==> flow/design.v (excerpt) <==
module reservation_station #(
    parameter int  RS_DEPTH   = 8
)(
    input  logic      clk_i,
    input  logic      rst_i,
    input  logic      recover_i,
    input  logic      disp_valid_i,
    output logic      disp_ready_o,
    input  logic [RS_ENTRY_W-1:0] disp_entry_i,    
    output logic      issue_valid_o,
    input  logic      issue_ready_i,
    output logic [RS_ENTRY_W-1:0] issue_entry_o,   
    input  logic       cdb_valid_i,
    input  logic [6:0] cdb_tag_i
);
clock: 4.02 ns
lec_check: 0
abc_area: 1
cap_margin: 20
cell_pad_in_sites_detail_placement: 1
cell_pad_in_sites_global_placement: 1
core_margin: 3
core_utilization: 40
cts_cluster_diameter: 381
gpl_timing_driven: 0
hold_slack_margin: 0.09
max_routing_layer: met4
slew_margin: 35
tns_end_percent: 70
run.sh (not shown) runs the stock make flow with config.mk's settings and CLKGATE_MAP_FILE=.
The baseline went through all stages and came out clean.
Change:
==> flow/config.mk (replaced) <==
export PLATFORM = sky130hd
export DESIGN_NAME = reservation_station
export DESIGN_NICKNAME = reservation_station
export VERILOG_FILES = /design/flow/design.v
export SDC_FILE = /design/flow/constraint.sdc
export NUM_CORES = 4
export LEC_CHECK = 0
export CAP_MARGIN = 20
export CORE_MARGIN = 4
export CORE_UTILIZATION = 36
export PLACE_DENSITY = 0.55
export SLEW_MARGIN = 20
==> flow/constraint.sdc (replaced) <==
create_clock -name core_clock -period 5.9 [get_ports {clk_i}]
set_input_delay 1.1800 -clock core_clock [delete_from_list [all_inputs] [get_ports {clk_i}]]
set_output_delay 1.1800 -clock core_clock [all_outputs]
set_load 0.01 [all_outputs]
Die size rises by 16%. Routed wire length rises by about 5%. Clock skew rises by 0.0068 ns. Count of clock-buffer cells in the layout rises by 3.
Change:
--- a/flow/config.mk
+++ b/flow/config.mk
@@ -8,5 +8,6 @@
 export CAP_MARGIN = 20
 export CORE_MARGIN = 4
-export CORE_UTILIZATION = 36
+export CORE_UTILIZATION = 61
 export PLACE_DENSITY = 0.55
+export SETUP_SLACK_MARGIN = 0.78
 export SLEW_MARGIN = 20
==> flow/constraint.sdc (replaced) <==
create_clock -name core_clock -period 4.49 [get_ports {clk_i}]
set_input_delay 0.8980 -clock core_clock [delete_from_list [all_inputs] [get_ports {clk_i}]]
set_output_delay 0.8980 -clock core_clock [all_outputs]
set_load 0.01 [all_outputs]
Effect:
- The changed run finished with timing, DRC and antenna clean
- core utilization went up by 29 points
- area after synthesis stays the same
- register-to-register slack gets worse by 0.84 ns
- sequential power went up by a quarter to a third
Change:
--- a/flow/config.mk
+++ b/flow/config.mk
@@ -7,7 +7,6 @@
 export LEC_CHECK = 0
 export CAP_MARGIN = 20
-export CORE_MARGIN = 4
-export CORE_UTILIZATION = 61
-export PLACE_DENSITY = 0.55
-export SETUP_SLACK_MARGIN = 0.78
+export CORE_MARGIN = 2
+export CORE_UTILIZATION = 57
+export SETUP_SLACK_MARGIN = 1.79
 export SLEW_MARGIN = 20
==> flow/constraint.sdc (replaced) <==
create_clock -name core_clock -period 7.21 [get_ports {clk_i}]
set_input_delay 1.4420 -clock core_clock [delete_from_list [all_inputs] [get_ports {clk_i}]]
set_output_delay 1.4420 -clock core_clock [all_outputs]
set_load 0.01 [all_outputs]
Total power falls by 38%; die size went up by 4.7%; design area shrinks by 1.6%; hold slack improves by 0.029 ns.
Change:
--- a/flow/config.mk
+++ b/flow/config.mk
@@ -6,7 +6,12 @@
 export NUM_CORES = 4
 export LEC_CHECK = 0
+export ABC_AREA = 1
 export CAP_MARGIN = 20
-export CORE_MARGIN = 2
-export CORE_UTILIZATION = 57
-export SETUP_SLACK_MARGIN = 1.79
+export CORE_ASPECT_RATIO = 1.77
+export CORE_MARGIN = 4
+export CORE_UTILIZATION = 60
+export GPL_TIMING_DRIVEN = 0
+export HOLD_SLACK_MARGIN = 0.25
+export MAX_ROUTING_LAYER = met5
+export PLACE_DENSITY = 0.55
 export SLEW_MARGIN = 20
==> flow/constraint.sdc (replaced) <==
create_clock -name core_clock -period 10.0 [get_ports {clk_i}]
set_input_delay 2.0000 -clock core_clock [delete_from_list [all_inputs] [get_ports {clk_i}]]
set_output_delay 2.0000 -clock core_clock [all_outputs]
set_load 0.01 [all_outputs]
Effect: Cell count grows by a few percent; clock power falls by a quarter to a third; utilization rises by 5.8 points; sequential power went down by a quarter to a third; sequential share of layout area stays flat.

* * *

== build 57 ==
reservation_station again, from the RTL that the note above started with.
clock: 3.28 ns
lec_check: 0
cap_margin: 20
core_margin: 2
core_utilization: 72
cts_cluster_diameter: 354
cts_cluster_size: 15
hold_slack_margin: 0.3
setup_slack_margin: 0.49
slew_margin: 20
Nothing crashed in build 57 and all stages finished; the problem is that the final layout failed, the offending checks being slew limit.
Here is what was changed in the inputs of build 83 compared with build 57.
Settings: CORE_UTILIZATION now 35, was 72; HOLD_SLACK_MARGIN no longer set, was 0.3; CORE_MARGIN now 4, was 2; CTS_CLUSTER_DIAMETER no longer set, was 354; CTS_CLUSTER_SIZE no longer set, was 15; SETUP_SLACK_MARGIN no longer set, was 0.49; PLACE_DENSITY now 0.55, previously not set; the clock period (ns, I/O delays scaled along) now 10.0, was 3.28.
## What came out
- Build 83 completed end to end with timing, DRC and antenna clean.
- Core utilization: build 83 lower than build 57
- Total number of cells along the worst setup path was lower in the run labelled build 83.
- On row count: between build 57 and build 83, it ends up lower for build 57.
- Build 83 vs build 57 — number of global-route vias before repair dropped by a few percent
- Total power: build 83 < build 57
#### Input delta (build 90 over build 83)
Settings: swapping 10.0 for 5.9 in the clock period (ns, I/O delays scaled along).
[summary]
On total via count after detailed routing, build 90 and build 83 are basically level.
Post-place setup slack: build 90 lower than build 83
Build 83 consumes less power than build 90.
Compared to build 83, the routing of build 90 uses more wire.
Final cell count without fillers delta (build 90 -> build 83): insignificant
Build 90: non-clock buffer count is 4.9% higher than what build 83 reported.
Delta (build 90 minus build 83): fraction of power consumed by the clock network dropped 0.9 points, fraction of the core area covered by cells at the end of the flow climbed 0.16 points, logic gate share of total power barely changed.
Length of routed wiring on met1, build 90 vs build 83: up slightly
--- input diff build 90..build 9 ---
Settings: CTS_CLUSTER_SIZE now 24, previously not set; SETUP_SLACK_MARGIN now 0.49, previously not set; HOLD_SLACK_MARGIN now 0.3, previously not set; CORE_MARGIN now 2, was 4; CORE_UTILIZATION now 72, was 35; PLACE_DENSITY no longer set, was 0.55; the clock period (ns, I/O delays scaled along) now 3.28, was 5.9.
Findings:
- Taking build 90 as the reference, in build 9 post-CTS setup buffer count picked up an extra 29; signed area change from the synthesized netlist to the final layout lost 0.74 points.
- Taking build 90 as the reference, in build 9 delay of the slowest cell on the worst path decreased 0.38 ns, combined global-route utilization of all metal layers increased 24 points, data required time of the worst path decreased 2.10 ns.
For build 31, these inputs were changed with respect to build 9:
Settings: an added CTS_CLUSTER_DIAMETER of 393; a change of SETUP_SLACK_MARGIN from 0.49 to 0.33; a change of HOLD_SLACK_MARGIN from 0.3 to -0.04; a change of CTS_CLUSTER_SIZE from 24 to 14; a change of the clock period (ns, I/O delays scaled along) from 3.28 to 3.3.
==> comparison <==
Build 31 and build 9 ended up with roughly the same layout sequential cell count. Final setup slack of the worst path | build 31 below build 9. Build 31 vs. build 9: combinational power fell by about 3%, peak per-stage delay on the critical path rose by 0.05 ns. Signed area change from the synthesized netlist to the final layout came out lower on build 31 than on build 9. Compared with build 9, build 31 shows overall routed net length lower by 8300 µm. Taking build 9 as the reference, in build 31 ratio of routed vias to standard cells comparable, portion of total power attributed to the clock network -6.3 points.

* * *

## wip/zinc
Starting RTL as in the previous note.
export LEC_CHECK = 0
export CAP_MARGIN = 20
export CELL_PAD_IN_SITES_DETAIL_PLACEMENT = 0
export CELL_PAD_IN_SITES_GLOBAL_PLACEMENT = 1
export CORE_MARGIN = 2
export CORE_UTILIZATION = 40
export CTS_CLUSTER_DIAMETER = 167
export GPL_TIMING_DRIVEN = 0
export HOLD_SLACK_MARGIN = 0.09
export SETUP_SLACK_MARGIN = 0.88
export SLEW_MARGIN = 20
create_clock -name core_clock -period 4.02 [get_ports {clk_i}]
wip/zinc completed; timing, DRC and antenna clean
Input changes introduced in wip/juniper (baseline for comparison: wip/zinc):
# wip/zinc
export LEC_CHECK = 0
export CAP_MARGIN = 20
export CELL_PAD_IN_SITES_DETAIL_PLACEMENT = 0
export CELL_PAD_IN_SITES_GLOBAL_PLACEMENT = 1
export CORE_MARGIN = 2
export CORE_UTILIZATION = 40
export CTS_CLUSTER_DIAMETER = 167
export GPL_TIMING_DRIVEN = 0
export HOLD_SLACK_MARGIN = 0.09
export SETUP_SLACK_MARGIN = 0.88
export SLEW_MARGIN = 20
create_clock -name core_clock -period 4.02 [get_ports {clk_i}]
# wip/juniper
export LEC_CHECK = 0
export CAP_MARGIN = 20
export CORE_MARGIN = 2
export CORE_UTILIZATION = 72
export CTS_CLUSTER_SIZE = 14
export HOLD_SLACK_MARGIN = -0.09
export SETUP_SLACK_MARGIN = 0.48
export SLEW_MARGIN = 20
create_clock -name core_clock -period 3.28 [get_ports {clk_i}]
## What came out
Relative to wip/zinc, wip/juniper improves post-placement setup slack.
Looking only at fill cell instance count of the final layout, and setting everything else aside, the lower value of wip/juniper and wip/zinc goes to wip/juniper.
sequential cells as the highest-power group was reported by wip/juniper, and clock by wip/zinc.
Final cell area: wip/juniper below wip/zinc
Summary of wip/juniper over wip/zinc: largest incremental delay on the critical path increased by 0.04 ns relative to the old numbers; final core area utilization +35 points; total global-route track usage now larger; number of post-CTS setup repair buffers dropped 21.
Summary of wip/juniper over wip/zinc: power rose 6.5 mW, worst-skew pair later-pin latency fell 0.05 ns, final worst-path setup slack fell 0.46 ns.
wip/zinc has lower wire length on met3 than wip/juniper.
Here is what was changed in the inputs of wip/violet compared with wip/juniper.
# wip/juniper
export LEC_CHECK = 0
export CAP_MARGIN = 20
export CORE_MARGIN = 2
export CORE_UTILIZATION = 72
export CTS_CLUSTER_SIZE = 14
export HOLD_SLACK_MARGIN = -0.09
export SETUP_SLACK_MARGIN = 0.48
export SLEW_MARGIN = 20
create_clock -name core_clock -period 3.28 [get_ports {clk_i}]
# wip/violet
export LEC_CHECK = 0
export CAP_MARGIN = 20
export CORE_MARGIN = 4
export CORE_UTILIZATION = 35
export PLACE_DENSITY = 0.55
export SETUP_SLACK_MARGIN = 1.07
export SLEW_MARGIN = 20
create_clock -name core_clock -period 5.9 [get_ports {clk_i}]
Results
Of wip/violet and wip/juniper, wip/juniper shows the higher power consumed by combinational cells, with wip/violet below it.
Compared with wip/juniper, wip/violet shows setup slack of the most critical reg-to-reg path higher by 1.44 ns.
Of the two values seen for capture point of the worst path, issue_entry_o[80] was produced by wip/juniper and issue_entry_o[104] by wip/violet.
Going from wip/juniper to wip/violet, overall power consumption shrinks by about 43%.
In the final reports, the cell area of wip/violet is larger than that of wip/juniper.
wip/violet against wip/juniper: switching power of the nets went down; total of plain and repair buffers excluding clock buffers decreased by about 17% relative to the old numbers.
No activity file was given, so power comes from the tool's default toggle rates.
